==> flow/design.v <==
module logarithm #(
	parameter n = 16,
	parameter m = 24,
	parameter k = 5 ,
	parameter p = 24
) (
	input        clk  ,  
	input        reset,  
	input        start,
	input  [0:n] x    ,
	output [1:p] y    ,
	output reg   done
);
	reg [2:0] current_state;
	reg [2:0] next_state   ;
	wire      z_gt2        ;
	wire      i_positive   ;
	reg [2:0] sel_z        ;
	reg       load_z       ;
	reg       sel_i        ;
	reg       load_i       ;
	reg       shift_y      ;
	reg  [  m+1:0] z           ;
	wire [  m+1:0] trunc_square;
	wire [  m+1:0] trunc_div   ;
	wire [  m+1:0] z_input     ;
	reg  [  k-1:0] i           ;
	wire [  k-1:0] i_input     ;
	wire [  k-1:0] i_minus_1   ;
	reg  [    1:p] yy          ;
	wire [    m:0] mult_in     ;
	wire [2*m+1:0] mult_out    ;
	assign z_input = (sel_z == 2'd00) ?  {1'b0, x, {(m-n){1'd0}}} :
	(sel_z == 2'd01) ? 	trunc_square :
	trunc_div;
	assign mult_in     = z[m:0];
	assign mult_out     = mult_in * mult_in;
	assign trunc_square = mult_out[2*m+1:m];
	assign trunc_div    = {1'd0, z[m+1:1]};
	always @(posedge clk or negedge reset) begin : proc_z
		if(~reset) begin
			z <= 0;
		end else begin
			if (load_z == 1'b1)
				z <= z_input;
		end
	end
	assign i_input = sel_i ? i_minus_1 : p;
	assign i_minus_1 = i - 1;
	wire [15:0] binary_p = p;
	always @(posedge clk or negedge reset) begin : proc_i
		if(~reset) begin
			i <= 0;
		end else begin
			if (load_i == 1'b1)
				i <= i_input;
		end
	end
	always @(posedge clk or negedge reset) begin : proc_yy
		if(~reset) begin
			yy <= 0;
		end else begin
			if (shift_y == 1'b1)
				yy <= {yy[2:p], z[m+1]};
		end
	end
	always @(posedge clk or negedge reset) begin : proc_current_state
		if(~reset) begin
			current_state <= 0;
		end else begin
			current_state <= next_state;
		end
	end
	assign i_positive = i ? 1 : 0;
	assign z_gt2 = z[m+1];
	assign y = yy;
	always @(*) begin
		next_state = current_state;
		case (current_state)
			3'd0 : begin
				if (~start)
					next_state = 3'd1;
			end
			3'd1 : begin
				if (start)
					next_state = 3'd2;
			end
			3'd2 : begin
				next_state = 3'd3;
			end
			3'd3 : begin
				next_state = 3'd4;
			end
			3'd4 : begin
				if (z_gt2)
					next_state = 3'd5;
				else
					next_state = 3'd6;
			end
			3'd5 : begin
				next_state = 3'd6;
			end
			3'd6 : begin
				if (i_positive)
					next_state = 3'd3;
				else
					next_state = 3'd0;
			end
			default : next_state = 3'd0;
		endcase
	end
	always @(*) begin
		case (current_state)
			3'd0, 3'd1: begin
				sel_z   = 2'b00;
				load_z  = 1'b0;
				sel_i   = 1'b0;
				load_i  = 1'b0;
				shift_y = 1'b0;
				done    = 1'b1;
			end
			3'd2 : begin
				sel_z   = 2'b00;
				load_z  = 1'b1;
				sel_i   = 1'b0;
				load_i  = 1'b1;
				shift_y = 1'b0;
				done    = 1'b0;
			end
			3'd3 : begin
				sel_z   = 2'b01;
				load_z  = 1'b1;
				sel_i   = 1'b1;
				load_i  = 1'b1;
				shift_y = 1'b0;
				done    = 1'b0;
			end
			3'd4 : begin
				sel_z   = 2'b00;
				load_z  = 1'b0;
				sel_i   = 1'b0;
				load_i  = 1'b0;
				shift_y = 1'b1;
				done    = 1'b0;
			end
			3'd5 : begin
				sel_z   = 2'b10;
				load_z  = 1'b1;
				sel_i   = 1'b0;
				load_i  = 1'b0;
				shift_y = 1'b0;
				done    = 1'b0;
			end
			3'd6 : begin
				sel_z   = 2'b00;
				load_z  = 1'b0;
				sel_i   = 1'b0;
				load_i  = 1'b0;
				shift_y = 1'b0;
				done    = 1'b0;
			end
			default : begin
				sel_z   = 2'b00;
				load_z  = 1'b0;
				sel_i   = 1'b0;
				load_i  = 1'b0;
				shift_y = 1'b0;
				done    = 1'b0;
			end
		endcase
	end
endmodule
make LEC_CHECK=0 ABC_AREA=0 CAP_MARGIN=20 CELL_PAD_IN_SITES_GLOBAL_PLACEMENT=2 CORE_ASPECT_RATIO=0.5 CORE_MARGIN=2 CORE_UTILIZATION=59 CTS_CLUSTER_DIAMETER=342 CTS_CLUSTER_SIZE=99 PLACE_DENSITY_LB_ADDON=0.3 SETUP_SLACK_MARGIN=2.69 SLEW_MARGIN=20 TNS_END_PERCENT=10 finish   # period 9.0 ns
run.sh (not shown) runs the stock make flow with config.mk's settings and CLKGATE_MAP_FILE=.
The starting point failed in global placement without I/O (3_1_place_gp_skip_io), error FLW-0024.
Then changed:
Settings changed: ABC_AREA 0 to 1, CORE_ASPECT_RATIO 0.5 to unset, CORE_UTILIZATION 59 to 40, PLACE_DENSITY_LB_ADDON 0.3 to unset, SETUP_SLACK_MARGIN 2.69 to unset, TNS_END_PERCENT 10 to unset.
- With this change the flow produced a clean layout
- area after synthesis grows by a little under a tenth
- synthesized cell count goes up by a quarter to a third
- die area goes up by well over a third
Then changed:
Settings changed: ABC_AREA 1 to unset, CELL_PAD_IN_SITES_GLOBAL_PLACEMENT 2 to unset, CORE_ASPECT_RATIO set to 0.5, CORE_MARGIN 2 to 10, CORE_UTILIZATION 40 to 69, CTS_CLUSTER_DIAMETER 342 to 160, CTS_CLUSTER_SIZE 99 to 100, TNS_END_PERCENT set to 25.
Result: Worst hold slack is better by 0.019 ns; clock-buffer cell count is unchanged; core utilization goes up by 31 points; wire length goes down by a quarter to a third; clock skew goes down by 0.0043 ns; worst setup slack is worse by 0.84 ns; critical path depth goes up by 1; cell count goes down by a quarter to a third.
Then changed:
Settings changed: ABC_AREA set to 1, CORE_ASPECT_RATIO 0.5 to 0.55, CORE_MARGIN 10 to 2, CORE_UTILIZATION 69 to 46, CTS_CLUSTER_DIAMETER 160 to unset, CTS_CLUSTER_SIZE 100 to 78, PLACE_DENSITY_LB_ADDON set to 0.08, SLEW_MARGIN 20 to 5, TNS_END_PERCENT 25 to unset.
Effect:
- wire length is higher by about 30%
- synthesized cell count goes up by 28%
- sequential cell count does not change
- worst setup slack improves by 0.75 ns
- core utilization drops by 24 points
- cell area came out higher by 8.5%
- hold slack gets worse by 0.024 ns
- cell count goes up by about 32%
Then changed:
Settings changed: ABC_AREA 1 to unset, CORE_ASPECT_RATIO 0.55 to unset, CORE_UTILIZATION 46 to 69, CTS_CLUSTER_DIAMETER set to 160, CTS_CLUSTER_SIZE 78 to 100, PLACE_DENSITY_LB_ADDON 0.08 to unset, SLEW_MARGIN 5 to 20.
Cell count shrinks by a quarter to a third.
Core utilization grows by 24 points.
Clock skew shrinks by 0.0040 ns.
Die area shrinks by well over a third.

---

## lane 2
Starts from the design.v that is shown in full above.
Settings: LEC_CHECK=0, CAP_MARGIN=20, CORE_MARGIN=2, CORE_UTILIZATION=66, CTS_CLUSTER_DIAMETER=44, SLEW_MARGIN=20; clock period 8.37 ns.
The final layout from lane 2, which completed every stage, passed the timing, DRC and antenna checks at the end of the flow.
## Diff of input files: lane 1 against lane 2
- CTS_CLUSTER_SIZE newly set to 34
- MIN_ROUTING_LAYER newly set to met2
- CORE_UTILIZATION changed from 66 to 60
- CTS_CLUSTER_DIAMETER removed (was 44)
- the clock period (ns, I/O delays scaled along) changed from 8.37 to 9.0
Findings:
- Diff lane 2 -> lane 1 | instance count after placement with tap cells included | up by a few percent
- Higher initial antenna violation count was reported by lane 1, not lane 2.
- Lane 1 -> lane 2: proportion of cell area occupied by registers flat
- Going from lane 2 to lane 1, the hold slack was found to have gone up by 0.018 ns.
- A highest signal layer in the routed design of met4 is what lane 2 shows, while met5 belongs to lane 1.
- Relative to lane 2, the width of the die measured on lane 1 has increased by a few percent.

---

## north
Starts from the design.v that is shown in full above.
clock: 7.02 ns
lec_check: 0
cap_margin: 20
core_margin: 2
core_utilization: 72
cts_cluster_size: 82
place_density_lb_addon: 0.0
setup_slack_margin: 2.06
slew_margin: 20
tns_end_percent: 35
Finished, but not clean: north, with setup timing.
## Diff of input files: south against north
# north
export LEC_CHECK = 0
export CAP_MARGIN = 20
export CORE_MARGIN = 2
export CORE_UTILIZATION = 72
export CTS_CLUSTER_SIZE = 82
export PLACE_DENSITY_LB_ADDON = 0.0
export SETUP_SLACK_MARGIN = 2.06
export SLEW_MARGIN = 20
export TNS_END_PERCENT = 35
create_clock -name core_clock -period 7.02 [get_ports {clk}]
# south
export LEC_CHECK = 0
export CAP_MARGIN = 20
export CORE_MARGIN = 2
export CORE_UTILIZATION = 72
export PLACE_DENSITY_LB_ADDON = 0.0
export SETUP_SLACK_MARGIN = 1.63
export SLEW_MARGIN = 20
create_clock -name core_clock -period 8.03 [get_ports {clk}]
Results
The final layout from south, which completed every stage, passed the timing, DRC and antenna checks at the end of the flow.
On met2 routing resource usage after global routing: between south and north, it ends up higher for north.
Area reported by Yosys stat came out exactly the same in south and north.
The post-CTS setup repair buffer count of south is higher than that of north.
Summary of south over north: post-layout worst setup margin rose by 1530 ps, global-route usage went down 3.0 points.
The following lists how east was set up differently from south:
# south
export LEC_CHECK = 0
export CAP_MARGIN = 20
export CORE_MARGIN = 2
export CORE_UTILIZATION = 72
export PLACE_DENSITY_LB_ADDON = 0.0
export SETUP_SLACK_MARGIN = 1.63
export SLEW_MARGIN = 20
create_clock -name core_clock -period 8.03 [get_ports {clk}]
# east
export LEC_CHECK = 0
export CAP_MARGIN = 0
export CORE_MARGIN = 2
export CORE_UTILIZATION = 72
export CTS_CLUSTER_DIAMETER = 362
export PLACE_DENSITY_LB_ADDON = 0.0
export SLEW_MARGIN = 20
create_clock -name core_clock -period 6.93 [get_ports {clk}]
==> results <==
Of south and east, the run reporting the lower met2 capacity usage during global routing was east.
Compared with south, east ends up with a larger final cell area.
From south to east the numbers moved as follows: wire length on met1 went up by about 5.4%; routed wire length higher; worst hold path cell count now sits at about the same level; cell count climbed 5.3%; placed wire-length estimate after detailed placement rose by about 6.5%.
Higher multi-input gate share of the layout cell area was reported by south, not east.
A worst setup path startpoint of z[12]$_DFFE_PN0P_ is what south shows, while z[7]$_DFFE_PN0P_ belongs to east.
east vs south: length of the first detailed-routing pass in iterations up in east
Of south and east, the run reporting the higher flop share of the area was south.
The flow completed for east, but it is not clean: the layout still shows setup timing.
## Diff of input files: west against east
# east
export LEC_CHECK = 0
export CAP_MARGIN = 0
export CORE_MARGIN = 2
export CORE_UTILIZATION = 72
export CTS_CLUSTER_DIAMETER = 362
export PLACE_DENSITY_LB_ADDON = 0.0
export SLEW_MARGIN = 20
create_clock -name core_clock -period 6.93 [get_ports {clk}]
# west
export LEC_CHECK = 0
export CAP_MARGIN = 20
export CORE_MARGIN = 2
export CORE_UTILIZATION = 64
export SLEW_MARGIN = 20
create_clock -name core_clock -period 8.17 [get_ports {clk}]
[summary]
- After detailed routing, east needs more wire than west.
- west ended with every stage complete and zero timing, DRC or antenna violations.
- Of the two values seen for uppermost layer routed, met5 was produced by east and met4 by west.
- Height of the die was lower in the run labelled east.
- Met1 global-route usage, west and east: lower on west
Relative to west, the following input files were edited for middle:
# west
export LEC_CHECK = 0
export CAP_MARGIN = 20
export CORE_MARGIN = 2
export CORE_UTILIZATION = 64
export SLEW_MARGIN = 20
create_clock -name core_clock -period 8.17 [get_ports {clk}]
# middle
export LEC_CHECK = 0
export CAP_MARGIN = 40
export CORE_MARGIN = 2
export CORE_UTILIZATION = 72
export PLACE_DENSITY_LB_ADDON = 0.0
export SLEW_MARGIN = 20
create_clock -name core_clock -period 6.93 [get_ports {clk}]
## What came out
What the final checks of middle revealed, after a flow that finished every stage, was a layout that fails on setup timing. Compared with west, middle improves time the final worst path needs with I/O delays and setup. Maximum fanout count along the critical path (middle over west): decrease, 11. Relative to west, relative area change from synthesis to final layout has gone up in middle. Relative to west, the die width measured on middle has decreased by a few percent. ~same clock-cell share of area in west and middle. Looking at wire length per cell after detailed routing, middle sits about 4.6% higher than west does.

---

run 1:
Starts from the design.v that is shown in full above.
Settings: LEC_CHECK=0, CAP_MARGIN=15, CORE_ASPECT_RATIO=0.53, CORE_MARGIN=2, CORE_UTILIZATION=47, CTS_CLUSTER_DIAMETER=121, CTS_CLUSTER_SIZE=34, GPL_ROUTABILITY_DRIVEN=0, GPL_TIMING_DRIVEN=0, HOLD_SLACK_MARGIN=-0.03, MIN_ROUTING_LAYER=met2, PLACE_DENSITY_LB_ADDON=0.08, SLEW_MARGIN=30, TNS_END_PERCENT=70; clock period 9.0 ns.
Run 1 did not finish: a tool error stopped it during global routing (5_1_grt).
--- input diff run 1..run 2 ---
Settings: removing GPL_TIMING_DRIVEN (formerly 0); removing CORE_ASPECT_RATIO (formerly 0.53); removing PLACE_DENSITY_LB_ADDON (formerly 0.08); changing CTS_CLUSTER_SIZE from 34 to 100; removing TNS_END_PERCENT (formerly 70); removing GPL_ROUTABILITY_DRIVEN (formerly 0); removing HOLD_SLACK_MARGIN (formerly -0.03); changing CTS_CLUSTER_DIAMETER from 121 to 160; changing CORE_UTILIZATION from 47 to 45; setting ABC_AREA to 1 for the first time; changing CAP_MARGIN from 15 to 20; removing MIN_ROUTING_LAYER (formerly met2); changing SLEW_MARGIN from 30 to 20.
Notes after the runs:
Run 2 | status: complete | timing, DRC, antenna: pass. When the final numbers for run 2 and run 1 were put side by side, the area fraction in full adders, half adders and majority gates turned out to be smaller in run 2. For the worst setup timing slack at the placement stage, run 2 came in 2.25 ns higher than run 1 did. The die of run 2 is larger than the one used in run 1. Between run 2 and run 1, it is run 2 whose multiplexer fraction of the synthesized cell area is lower, by 2.0 points. Cmp run 2 and run 1 / synthesized area per cell / lower: run 2.
Edits applied to the flow inputs when going from run 2 to run 3:
Settings: removing CTS_CLUSTER_DIAMETER (formerly 160); changing CTS_CLUSTER_SIZE from 100 to 34; setting GPL_ROUTABILITY_DRIVEN to 0 for the first time; changing CORE_UTILIZATION from 45 to 60; changing CAP_MARGIN from 20 to 15; removing ABC_AREA (formerly 1); changing SLEW_MARGIN from 20 to 25; setting MIN_ROUTING_LAYER to met2 for the first time.
### Flow results
On worst slack at placement: run 3 sits below run 2. Final standard cell area without fillers was lower in run 3 than in run 2. Changes observed in run 3 relative to run 2: setup slack moved down; post-route clock skew lost 0.0080 ns; total length of routed met3 wires went up. The global-route layer with the greatest usage comes out met2 in one run and met3 in the other, namely in run 2 and run 3 respectively. Post-detailed-routing wire length: run 3 < run 2.

---

== alpha ==
RTL: the design.v shown in full above, as it stands there.
clock: 9.0 ns
lec_check: 0
cap_margin: 20
core_margin: 2
core_utilization: 40
cts_cluster_diameter: 395
cts_cluster_size: 100
slew_margin: 20
tns_end_percent: 25
Edits applied to the flow inputs when going from alpha to beta:
# alpha
export LEC_CHECK = 0
export CAP_MARGIN = 20
export CORE_MARGIN = 2
export CORE_UTILIZATION = 40
export CTS_CLUSTER_DIAMETER = 395
export CTS_CLUSTER_SIZE = 100
export SLEW_MARGIN = 20
export TNS_END_PERCENT = 25
create_clock -name core_clock -period 9.0 [get_ports {clk}]
# beta
export LEC_CHECK = 0
export ABC_AREA = 0
export CAP_MARGIN = 20
export CELL_PAD_IN_SITES_GLOBAL_PLACEMENT = 2
export CORE_ASPECT_RATIO = 0.5
export CORE_MARGIN = 2
export CORE_UTILIZATION = 70
export CTS_CLUSTER_DIAMETER = 342
export CTS_CLUSTER_SIZE = 99
export PLACE_DENSITY_LB_ADDON = 0.3
export SETUP_SLACK_MARGIN = 1.79
export SLEW_MARGIN = 20
export TNS_END_PERCENT = 10
create_clock -name core_clock -period 9.0 [get_ports {clk}]
==> results <==
- beta failed in 3_1_place_gp_skip_io with FLW-0024.
- Against alpha, core box area in beta fell by more than a quarter.
- Of beta and alpha, the lower core utilization at floorplan belongs to alpha.
- Diff alpha..beta | synthesized cell count | negligible
- [compare] base=alpha new=beta: net count of the mapped netlist flat, total die size went down 42%, number of rows created at floorplan went down.
- In the reports for beta and alpha, the smaller die outline width belongs to alpha.
[inputs] gamma vs beta
# beta
export LEC_CHECK = 0
export ABC_AREA = 0
export CAP_MARGIN = 20
export CELL_PAD_IN_SITES_GLOBAL_PLACEMENT = 2
export CORE_ASPECT_RATIO = 0.5
export CORE_MARGIN = 2
export CORE_UTILIZATION = 70
export CTS_CLUSTER_DIAMETER = 342
export CTS_CLUSTER_SIZE = 99
export PLACE_DENSITY_LB_ADDON = 0.3
export SETUP_SLACK_MARGIN = 1.79
export SLEW_MARGIN = 20
export TNS_END_PERCENT = 10
create_clock -name core_clock -period 9.0 [get_ports {clk}]
# gamma
export LEC_CHECK = 0
export ABC_AREA = 1
export CAP_MARGIN = 20
export CORE_MARGIN = 2
export CORE_UTILIZATION = 69
export CTS_CLUSTER_DIAMETER = 160
export CTS_CLUSTER_SIZE = 100
export HOLD_SLACK_MARGIN = 0.26
export SLEW_MARGIN = 20
export TNS_END_PERCENT = 5
create_clock -name core_clock -period 9.0 [get_ports {clk}]
Findings:
gamma: full flow OK, the timing, DRC and antenna checks passed
Synthesized cell count for gamma: 612 up relative to beta
On area enclosed by the die boundary: between gamma and beta, it ends up lower for beta.
The number of placement rows in gamma is 1.5 times that in beta.
In gamma relative to beta, net count after synthesis had gone up by more than 10%.
